build 84:
// cnm_top
module cnm_top (
    input  logic               clk,
    input  logic               rst,
    input  logic               in_valid,
    input  logic signed [7:0]  rea,
    input  logic signed [7:0]  ima,
    input  logic signed [7:0]  req,
    input  logic signed [7:0]  imq,
    output logic               out_valid,
    output logic signed [15:0] rep,
    output logic signed [15:0] imp
);
Size: ~66 flip-flops, roughly 14000 um^2 of cells after synthesis.
clock: 4.54 ns
lec_check: 0
abc_area: 1
cap_margin: 0
cell_pad_in_sites_detail_placement: 0
core_aspect_ratio: 0.5
core_margin: 5
core_utilization: 43
cts_cluster_diameter: 170
cts_cluster_size: 99
gpl_timing_driven: 1
hold_slack_margin: -0.08
place_density_lb_addon: 0.01
slew_margin: 40
tns_end_percent: 20
run.sh (not shown) runs the stock make flow with config.mk's settings and CLKGATE_MAP_FILE=.
From the logs: build 84 reached the end of the flow and failed the layout checks with negative setup slack.
## Diff of input files: build 54 against build 84
==> flow/config.mk <==
export PLATFORM = sky130hd
export DESIGN_NAME = cnm_top
export DESIGN_NICKNAME = cnm_top
export VERILOG_FILES = /design/flow/design.v
export SDC_FILE = /design/flow/constraint.sdc
export NUM_CORES = 4
export LEC_CHECK = 0
export ABC_AREA = 1
export CAP_MARGIN = 0
export CELL_PAD_IN_SITES_DETAIL_PLACEMENT = 0
export CORE_MARGIN = 5
export CORE_UTILIZATION = 70
export CTS_CLUSTER_SIZE = 15
export GPL_TIMING_DRIVEN = 1
export PLACE_DENSITY_LB_ADDON = 0.01
export SETUP_SLACK_MARGIN = 0.26
export SLEW_MARGIN = 40
export TNS_END_PERCENT = 20
==> flow/constraint.sdc <==
create_clock -name core_clock -period 1.8 [get_ports {clk}]
set_input_delay 0.3600 -clock core_clock [delete_from_list [all_inputs] [get_ports {clk}]]
set_output_delay 0.3600 -clock core_clock [all_outputs]
set_load 0.01 [all_outputs]
Notes after the runs:
- In the summary table, build 54 is marked failed, with error DPL-0038 raised in clock tree synthesis.
- For final RePlAce weighted congestion, dividing the value from build 54 by the value from build 84 gives 1.12.
- Diff build 84 -> build 54 | HPWL after detailed placement | up by more than 10%
- As far as fraction of registers with async set/reset is concerned, build 54 and build 84 perform about the same.
- Comparing build 54 against build 84, there is no change at all in number of cells in the yosys synthesis report.
- Build 84 → build 54: instance tally after logic synthesis barely changed; horizontal extent of the die dropped 43%; area after synthesis barely changed; placement-stage cell area dropped 0.98%.
### build 54 -> build 94
==> flow/config.mk <==
export PLATFORM = sky130hd
export DESIGN_NAME = cnm_top
export DESIGN_NICKNAME = cnm_top
export VERILOG_FILES = /design/flow/design.v
export SDC_FILE = /design/flow/constraint.sdc
export NUM_CORES = 4
export LEC_CHECK = 0
export ABC_AREA = 1
export CAP_MARGIN = 0
export CELL_PAD_IN_SITES_DETAIL_PLACEMENT = 0
export CORE_ASPECT_RATIO = 0.5
export CORE_MARGIN = 5
export CORE_UTILIZATION = 41
export CTS_CLUSTER_DIAMETER = 170
export CTS_CLUSTER_SIZE = 99
export GPL_TIMING_DRIVEN = 1
export PLACE_DENSITY_LB_ADDON = 0.01
export SLEW_MARGIN = 40
export TNS_END_PERCENT = 20
==> flow/constraint.sdc <==
create_clock -name core_clock -period 4.54 [get_ports {clk}]
set_input_delay 0.9080 -clock core_clock [delete_from_list [all_inputs] [get_ports {clk}]]
set_output_delay 0.9080 -clock core_clock [all_outputs]
set_load 0.01 [all_outputs]
==> results <==
- Build 94 and build 54: no clean run
- Build 54 is listed as incomplete: the tool reported an error in clock tree synthesis and the run ended there.
- Build 94 finished all stages; layout check result: FAIL, due to negative setup slack.
- Of build 94 and build 54, the higher chip height belongs to build 54.
- [build 94 vs build 54] initial core utilization: lower in build 94
- Compared with build 54, in build 94 netlist area before placement closely matched the old numbers; sequential cell area fraction in the yosys report closely matched the old numbers; width of the chip increased by 120 um relative to the old numbers; number of placement rows decreased by about 8% relative to the old numbers; total core area increased by about 70% relative to the old numbers.
- Build 94 vs build 54 — count of placed standard cells including taps climbed by a few percent
- Of the two candidates, build 54 has the better die area and build 94 the worse one.
- On build 94: placed cell area is 180 um^2 higher than what build 54 gave.
Relative to build 94, the following input files were edited for build 79:
==> flow/config.mk <==
export PLATFORM = sky130hd
export DESIGN_NAME = cnm_top
export DESIGN_NICKNAME = cnm_top
export VERILOG_FILES = /design/flow/design.v
export SDC_FILE = /design/flow/constraint.sdc
export NUM_CORES = 4
export LEC_CHECK = 0
export ABC_AREA = 1
export CAP_MARGIN = 0
export CELL_PAD_IN_SITES_DETAIL_PLACEMENT = 0
export CORE_MARGIN = 2
export CORE_UTILIZATION = 66
export CTS_CLUSTER_SIZE = 17
export GPL_TIMING_DRIVEN = 1
export SETUP_SLACK_MARGIN = -0.06
export SLEW_MARGIN = 40
export TNS_END_PERCENT = 20
==> flow/constraint.sdc <==
create_clock -name core_clock -period 1.47 [get_ports {clk}]
set_input_delay 0.2940 -clock core_clock [delete_from_list [all_inputs] [get_ports {clk}]]
set_output_delay 0.2940 -clock core_clock [all_outputs]
set_load 0.01 [all_outputs]
## What came out
- The vertical die dimension in build 79 is 1.06 times that in build 94.
- Diff build 94 -> build 79: initial core utilization up 26 points; count of buffers added by post-CTS timing repair for setup up 21.
- What build 79 reported for post-cts resize count has to be multiplied by 0.63 to get the figure for build 94.
- For build 79, the flow was terminated by a tool error in global routing and produced no final design.
- Taking build 94 as the reference, in build 79 worst slack at placement saw a decrease; chip footprint saw a decrease; post-place instance area saw a decrease.


## the baseline
Starting RTL as in the previous note.
export LEC_CHECK = 0
export CAP_MARGIN = 0
export CELL_PAD_IN_SITES_DETAIL_PLACEMENT = 0
export CORE_ASPECT_RATIO = 0.88
export CORE_MARGIN = 2
export CORE_UTILIZATION = 72
export CTS_CLUSTER_SIZE = 36
export GPL_TIMING_DRIVEN = 1
export PLACE_DENSITY_LB_ADDON = 0.0
export SETUP_SLACK_MARGIN = 1.7
export SLEW_MARGIN = 40
export TNS_END_PERCENT = 20
create_clock -name core_clock -period 6.67 [get_ports {clk}]
Seen in the log of the baseline: GRT-0232 during 5_1_grt, after which the run never completed.
#### Input delta (the candidate over the baseline)
- CAP_MARGIN changed from 0 to 20
- GPL_TIMING_DRIVEN removed (was 1)
- PLACE_DENSITY_LB_ADDON removed (was 0.0)
- TNS_END_PERCENT removed (was 20)
- SLEW_MARGIN changed from 40 to 20
- CELL_PAD_IN_SITES_DETAIL_PLACEMENT removed (was 0)
- CORE_UTILIZATION changed from 72 to 62
- CORE_ASPECT_RATIO removed (was 0.88)
- ABC_AREA newly set to 1
- CTS_CLUSTER_SIZE removed (was 36)
- SETUP_SLACK_MARGIN removed (was 1.7)
- the clock period (ns, I/O delays scaled along) changed from 6.67 to 7.94
Findings:
[compare] base=the baseline new=the candidate: vertical die size went up by 19%; core region area +27%. The weighted congestion reported at the end of routability-driven placement reported for the candidate is smaller than that of the baseline by 0.97%. Going from the baseline to the candidate, post-synthesis adder-cell area fraction has decreased; initial standard-cell utilization of the core decreased by 10 points relative to the old numbers; placed standard-cell area comparable; synthesized net count rose by about 27%. [the candidate vs the baseline] synthesized area: higher in the candidate. Of the candidate and the baseline, it is the candidate that has the lower number of setup buffers added after CTS. Die area grows by more than a quarter when moving from the baseline to the candidate. The candidate vs the baseline — synthesized chip area reported by yosys climbed by a little under 10%. The candidate ran to completion and came out clean on the timing, design-rule and antenna checks.


Starting RTL as in the previous note.
clock: 7.24 ns
lec_check: 0
abc_area: 1
cap_margin: 20
core_margin: 2
core_utilization: 72
cts_cluster_diameter: 228
cts_cluster_size: 22
place_density_lb_addon: 0.26
setup_slack_margin: 1.73
slew_margin: 20
The first run never finished: it broke off in 5_1_grt.
Change:
--- a/flow/config.mk
+++ b/flow/config.mk
@@ -9,8 +9,7 @@
 export CAP_MARGIN = 20
+export CORE_ASPECT_RATIO = 1.84
 export CORE_MARGIN = 2
-export CORE_UTILIZATION = 72
-export CTS_CLUSTER_DIAMETER = 228
-export CTS_CLUSTER_SIZE = 22
-export PLACE_DENSITY_LB_ADDON = 0.26
-export SETUP_SLACK_MARGIN = 1.73
+export CORE_UTILIZATION = 66
+export CTS_CLUSTER_DIAMETER = 203
+export CTS_CLUSTER_SIZE = 100
 export SLEW_MARGIN = 20
==> flow/constraint.sdc (replaced) <==
create_clock -name core_clock -period 7.0 [get_ports {clk}]
set_input_delay 1.4000 -clock core_clock [delete_from_list [all_inputs] [get_ports {clk}]]
set_output_delay 1.4000 -clock core_clock [all_outputs]
set_load 0.01 [all_outputs]
Result: Now the flow passed the timing, design-rule and antenna checks; synthesized area does not change; synthesized cell count does not change; die area rose by 9.1%.


Setup of run 1:
cnm_top again, from the RTL that the note above started with.
clock: 7.62 ns
lec_check: 0
cap_margin: 25
cell_pad_in_sites_detail_placement: 1
cell_pad_in_sites_global_placement: 1
core_aspect_ratio: 0.81
core_margin: 2
core_utilization: 35
cts_cluster_size: 17
max_routing_layer: met4
min_routing_layer: met2
place_density_lb_addon: 0.11
slew_margin: 10
tns_end_percent: 45
Run 1 completed end to end with timing, DRC and antenna clean.
For run 2, these inputs were changed with respect to run 1:
Settings: a deleted MIN_ROUTING_LAYER that had been met2; a deleted MAX_ROUTING_LAYER that had been met4; a deleted PLACE_DENSITY_LB_ADDON that had been 0.11; a change of CTS_CLUSTER_SIZE from 17 to 27; a change of CAP_MARGIN from 25 to 20; a deleted TNS_END_PERCENT that had been 45; a deleted CELL_PAD_IN_SITES_GLOBAL_PLACEMENT that had been 1; a change of CORE_UTILIZATION from 35 to 68; a deleted CELL_PAD_IN_SITES_DETAIL_PLACEMENT that had been 1; a change of SLEW_MARGIN from 10 to 20; a deleted CORE_ASPECT_RATIO that had been 0.81; a change of the clock period (ns, I/O delays scaled along) from 7.62 to 2.21.
Run 2 | ERROR | clock tree synthesis
Net count of the mapped netlist across run 2 and run 1: no real change.
Comparing run 2 against run 1, there is no change at all in yosys stat cell total.
Run 2: width of the chip is 35% lower than what run 1 reported.
| worst setup slack before clock tree synthesis | higher: run 1 |
Routability-driven placement congestion ratio: run 2 vs run 1 up 0.14
Area share of fa/ha/maj cells after synthesis across run 2 and run 1: no real change.
On run 2: core utilization at floorplan is 34 points higher than what run 1 gave.
From run 1 to run 2, per-instance average area after synthesis did not move at all.
Run 2 -> run 1: share of synthesized registers carrying an async set or reset delta 0, exact match
Taking run 1 as 1.0, run 2 lands at 0.52 on area of the die.
Count of standard-cell rows ended up about 20% lower on run 2 than on run 1.
The inputs of run 3 differ from those of run 2 as listed below.
Settings: SLEW_MARGIN: 20 -> 35; CTS_CLUSTER_SIZE: 27 -> 20; TNS_END_PERCENT: unset -> 80; CORE_UTILIZATION: 68 -> 40; the clock period (ns, I/O delays scaled along): 2.21 -> 7.0.
Notes after the runs:
Lower worst slack at placement was reported by run 2, not run 3.
Die area is higher on run 3
Run 3: no failed stages, no open violations at the end
Die height, run 2 and run 3: lower on run 2
As far as synthesized area goes, run 3 and run 2 are indistinguishable; the numbers are identical.
Input changes introduced in run 4 (baseline for comparison: run 3):
Settings: a change of CTS_CLUSTER_SIZE from 20 to 100; an added CTS_CLUSTER_DIAMETER of 203; an added ABC_AREA of 1; a change of SLEW_MARGIN from 35 to 20; a change of TNS_END_PERCENT from 80 to 20; an added CORE_ASPECT_RATIO of 1.84; an added PLACE_DENSITY of 0.87; a change of CORE_UTILIZATION from 40 to 66.
Notes after the runs:
Of the two candidates, run 3 has the worse smallest setup slack after layout and run 4 the better one. Utilization: run 3 and run 4 compared, higher one is run 4. Run 4 — share of the final layout cell area in multi-input gates 0.97 points lower, run 3 as reference. Against run 3, number of multi-input logic gates in run 4 rose by more than 10%.


The RTL this note starts from:
==> flow/design.v <==
module mult(y,a,b);  
	output logic [15:0] y;
	input  logic [7:0] a,b;
	logic [15:0] y_tmp;
	logic [7:0]  a_tmp;
	logic [7:0]  b_tmp;
	logic [14:0] c1;
	logic [10:0] c2;            
	logic [14:0] out1;
	logic [12:0] out2;
	logic [10:0] out3;
	logic [8:0]  out4;
	logic [14:0] m_temp0;
	logic [13:0] m_temp1;
	logic [12:0] m_temp2;
	logic [11:0] m_temp3;
	logic [10:0] m_temp4;
	logic [9:0]  m_temp5;
	logic [8:0]  m_temp6;
	logic [7:0]  m_temp7;
	always_comb
		begin
			if(a[7])
				begin
					a_tmp = ~a+1'b1;
					if(b[7])
						begin
							b_tmp = ~b+1'b1;
							y = y_tmp ;
						end
					else
						begin
							b_tmp = b;
							y = ~y_tmp+1'b1;
						end
				end
			else
				begin
					a_tmp = a;
					if(b[7])
						begin
							b_tmp = ~b+1'b1;
							y = ~y_tmp+1'b1;
						end
					else
						begin
							b_tmp = b;
							y = y_tmp;
						end
				end
		end
	always_comb
		begin
			out1 = m_temp0 + m_temp1;
			out2 = m_temp2 + m_temp3;
			out3 = m_temp4 + m_temp5;
			out4 = m_temp6 + m_temp7;
			c1   = out1    + out2;
			c2   = out3    + out4;
			y_tmp= c1      + c2;
		end
	always_comb
		begin		
			m_temp0[14:7] = b_tmp[7]?a_tmp:8'b00000000;
			m_temp0[6:0]  = 7'b0000000;
			m_temp1[13:6] = b_tmp[6]?a_tmp:8'b00000000;
			m_temp1[5:0]  = 6'b000000;
			m_temp2[12:5] = b_tmp[5]?a_tmp:8'b00000000;
			m_temp2[4:0]  = 5'b00000;
			m_temp3[11:4] = b_tmp[4]?a_tmp:8'b00000000;
			m_temp3[3:0]  = 4'b0000;
			m_temp4[10:3] = b_tmp[3]?a_tmp:8'b00000000;
			m_temp4[2:0]  = 3'b000;
			m_temp5[9:2]  = b_tmp[2]?a_tmp:8'b00000000;
			m_temp5[1:0]  = 2'b00;
			m_temp6[8:1]  = b_tmp[1]?a_tmp:8'b00000000;
			m_temp6[0]    = 1'b0;
			m_temp7       = b_tmp[0]?a_tmp:8'b00000000;
		end
endmodule
	module cnm(rep,imp,rea,ima,req,imq);  
	output logic signed[15:0] rep, imp;
	input  logic signed[7:0] rea, req, ima, imq;
	logic signed[15:0] y0,y1,y2,y3;
	mult reaXreq (.y(y0), .a(rea), .b(req));
	mult imaXimq (.y(y1), .a(ima), .b(imq));
	mult reaXimq (.y(y2), .a(rea), .b(imq));
	mult imaXreq (.y(y3), .a(ima), .b(req));
	always_comb
		begin
			rep = y0-y1;
			imp = y2+y3;
		end
endmodule
module cnm_top (
    input  logic               clk,
    input  logic               rst,
    input  logic               in_valid,
    input  logic signed [7:0]  rea,
    input  logic signed [7:0]  ima,
    input  logic signed [7:0]  req,
    input  logic signed [7:0]  imq,
    output logic               out_valid,
    output logic signed [15:0] rep,
    output logic signed [15:0] imp
);
    logic signed [7:0]  rea_r, ima_r, req_r, imq_r;
    logic               valid_r;
    logic signed [15:0] rep_c, imp_c;
    cnm cnm (.rep(rep_c), .imp(imp_c), .rea(rea_r), .ima(ima_r), .req(req_r), .imq(imq_r));
    always_ff @(posedge clk) begin
        rea_r <= rea;
        ima_r <= ima;
        req_r <= req;
        imq_r <= imq;
        rep   <= rep_c;
        imp   <= imp_c;
        if (rst) begin
            valid_r   <= 1'b0;
            out_valid <= 1'b0;
        end else begin
            valid_r   <= in_valid;
            out_valid <= valid_r;
        end
    end
endmodule
make LEC_CHECK=0 ABC_AREA=1 CAP_MARGIN=0 CORE_ASPECT_RATIO=0.5 CORE_MARGIN=2 CORE_UTILIZATION=72 CTS_CLUSTER_DIAMETER=373 CTS_CLUSTER_SIZE=99 SETUP_SLACK_MARGIN=0.34 SLEW_MARGIN=20 TNS_END_PERCENT=5 finish   # period 6.23 ns
The first run finished with negative setup slack left.
Change:
--- a/flow/config.mk
+++ b/flow/config.mk
@@ -9 +9 @@
-export CAP_MARGIN = 0
+export CAP_MARGIN = 20
@@ -12,4 +12,4 @@
-export CORE_UTILIZATION = 72
-export CTS_CLUSTER_DIAMETER = 373
-export CTS_CLUSTER_SIZE = 99
-export SETUP_SLACK_MARGIN = 0.34
+export CORE_UTILIZATION = 66
+export CTS_CLUSTER_DIAMETER = 203
+export CTS_CLUSTER_SIZE = 100
+export PLACE_DENSITY = 0.42
@@ -17 +16,0 @@
-export TNS_END_PERCENT = 5
==> flow/constraint.sdc (replaced) <==
create_clock -name core_clock -period 7.0 [get_ports {clk}]
set_input_delay 1.4000 -clock core_clock [delete_from_list [all_inputs] [get_ports {clk}]]
set_output_delay 1.4000 -clock core_clock [all_outputs]
set_load 0.01 [all_outputs]
This time the run passed the timing, design-rule and antenna checks.
Routed wire length went down by a quarter to a third.
Global-route usage went down by 7.8 points.
Area after synthesis stays the same.
Change:
--- a/flow/config.mk
+++ b/flow/config.mk
@@ -10 +10 @@
-export CORE_ASPECT_RATIO = 0.5
+export CORE_ASPECT_RATIO = 1.84
@@ -12 +12 @@
-export CORE_UTILIZATION = 66
+export CORE_UTILIZATION = 64
@@ -16,0 +17 @@
+export TNS_END_PERCENT = 20
Effect:
- worst hold slack is about the same
- global-route usage came out higher by 0.17 points
- worst setup slack degrades by 0.028 ns
Change:
==> flow/config.mk (replaced) <==
export PLATFORM = sky130hd
export DESIGN_NAME = cnm_top
export DESIGN_NICKNAME = cnm_top
export VERILOG_FILES = /design/flow/design.v
export SDC_FILE = /design/flow/constraint.sdc
export NUM_CORES = 4
export LEC_CHECK = 0
export CAP_MARGIN = 20
export CORE_MARGIN = 2
export CORE_UTILIZATION = 40
export CTS_CLUSTER_SIZE = 84
export SETUP_SLACK_MARGIN = 0.07
export SLEW_MARGIN = 20
Effect: Final cell count went down by 12%. Final area went up by 3.4%. Register-to-register slack is worse by 0.05 ns. Global-route usage went down by 12 points.
